// ifft_top
module ifft_top 
     (
         input   wire           clk           ,                 
         input   wire           rst           ,                 
		 input   wire           ifft_enable   ,                 
		 input   wire  [15:0]   in_0_real     ,                 
         input   wire  [15:0]   in_1_real     ,                 
         input   wire  [15:0]   in_2_real     ,                 
         input   wire  [15:0]   in_3_real     ,                 
         input   wire  [15:0]   in_4_real     ,                 
         input   wire  [15:0]   in_5_real     ,                 
         input   wire  [15:0]   in_6_real     ,                 
         input   wire  [15:0]   in_7_real     ,                 
         input   wire  [15:0]   in_8_real     ,                 
         input   wire  [15:0]   in_9_real     ,                 
         input   wire  [15:0]   in_10_real    ,                 
         input   wire  [15:0]   in_11_real    ,                 
		 input   wire  [15:0]   in_0_imag     ,                 
         input   wire  [15:0]   in_1_imag     ,                 
         input   wire  [15:0]   in_2_imag     ,                 
         input   wire  [15:0]   in_3_imag     ,                 
         input   wire  [15:0]   in_4_imag     ,                 
         input   wire  [15:0]   in_5_imag     ,                 
         input   wire  [15:0]   in_6_imag     ,                 
  ...
Size in the first run: about 0.081 sq mm of cells after synthesis.
Settings: LEC_CHECK=0, CAP_MARGIN=20, CORE_MARGIN=2, CORE_UTILIZATION=52, SETUP_SLACK_MARGIN=3.12, SLEW_MARGIN=20, TNS_END_PERCENT=10; clock period 11.0 ns.
run.sh (not shown) runs the stock make flow with config.mk's settings and CLKGATE_MAP_FILE=.
The baseline reached the layout checks and failed them: negative setup slack.
Next try:
--- a/flow/config.mk
+++ b/flow/config.mk
@@ -10,4 +10,3 @@
 export CORE_UTILIZATION = 52
-export SETUP_SLACK_MARGIN = 3.12
+export CTS_CLUSTER_DIAMETER = 398
 export SLEW_MARGIN = 20
-export TNS_END_PERCENT = 10
==> flow/constraint.sdc (replaced) <==
create_clock -name core_clock -period 13.0 [get_ports {clk}]
set_input_delay 2.6000 -clock core_clock [delete_from_list [all_inputs] [get_ports {clk}]]
set_output_delay 2.6000 -clock core_clock [all_outputs]
set_load 0.01 [all_outputs]
Outcome: The changed run produced a layout that fails on negative setup slack; flip-flop count is unchanged; first-iteration DRC count came out higher by 3.2%; final area drops by 1.7%; clock-buffer cell count came out higher by 5; total power came out lower by 15%; worst hold slack degrades by 50 ps; register-to-register slack loses 390 ps; global-route usage came out higher by 0.31 points; utilization is lower by 1.1 points; wire length is higher by 1.0%; synthesized area stays the same.
Next try:
--- a/flow/config.mk
+++ b/flow/config.mk
@@ -9,4 +9,3 @@
 export CORE_MARGIN = 2
-export CORE_UTILIZATION = 52
-export CTS_CLUSTER_DIAMETER = 398
+export CORE_UTILIZATION = 40
 export SLEW_MARGIN = 20
==> flow/constraint.sdc (replaced) <==
create_clock -name core_clock -period 15.6 [get_ports {clk}]
set_input_delay 3.1200 -clock core_clock [delete_from_list [all_inputs] [get_ports {clk}]]
set_output_delay 3.1200 -clock core_clock [all_outputs]
set_load 0.01 [all_outputs]
What happened:
- With this change the flow ran to the end with no violations
- total power falls by about 19%
- non-clock buffer count falls by 580
- final area falls by 6.2%
- routed wire length falls by about 7%
- sequential share of layout area rises by 2.2 points
- worst setup slack gets better by 570 ps
- critical path depth falls by 7
- utilization falls by 18 points
- hold slack gets better by 62 ps
- count of clock-buffer cells in the layout falls by 18
Next try:
--- a/flow/config.mk
+++ b/flow/config.mk
@@ -9,3 +9,4 @@
 export CORE_MARGIN = 2
-export CORE_UTILIZATION = 40
+export CORE_UTILIZATION = 58
+export SETUP_SLACK_MARGIN = 2.37
 export SLEW_MARGIN = 20
==> flow/constraint.sdc (replaced) <==
create_clock -name core_clock -period 8.15 [get_ports {clk}]
set_input_delay 1.6300 -clock core_clock [delete_from_list [all_inputs] [get_ports {clk}]]
set_output_delay 1.6300 -clock core_clock [all_outputs]
set_load 0.01 [all_outputs]
Effect: Now the flow finished but fails on negative setup slack. Via count grows by a little under a tenth. Total power grows by well over a third. Die area shrinks by a quarter to a third. Critical path depth grows by 10. Global-route usage grows by 13 points. Utilization grows by 27 points. Register-to-register slack loses 6300 ps. Setup slack loses 4400 ps.
Power and IR drop assume default switching activity.
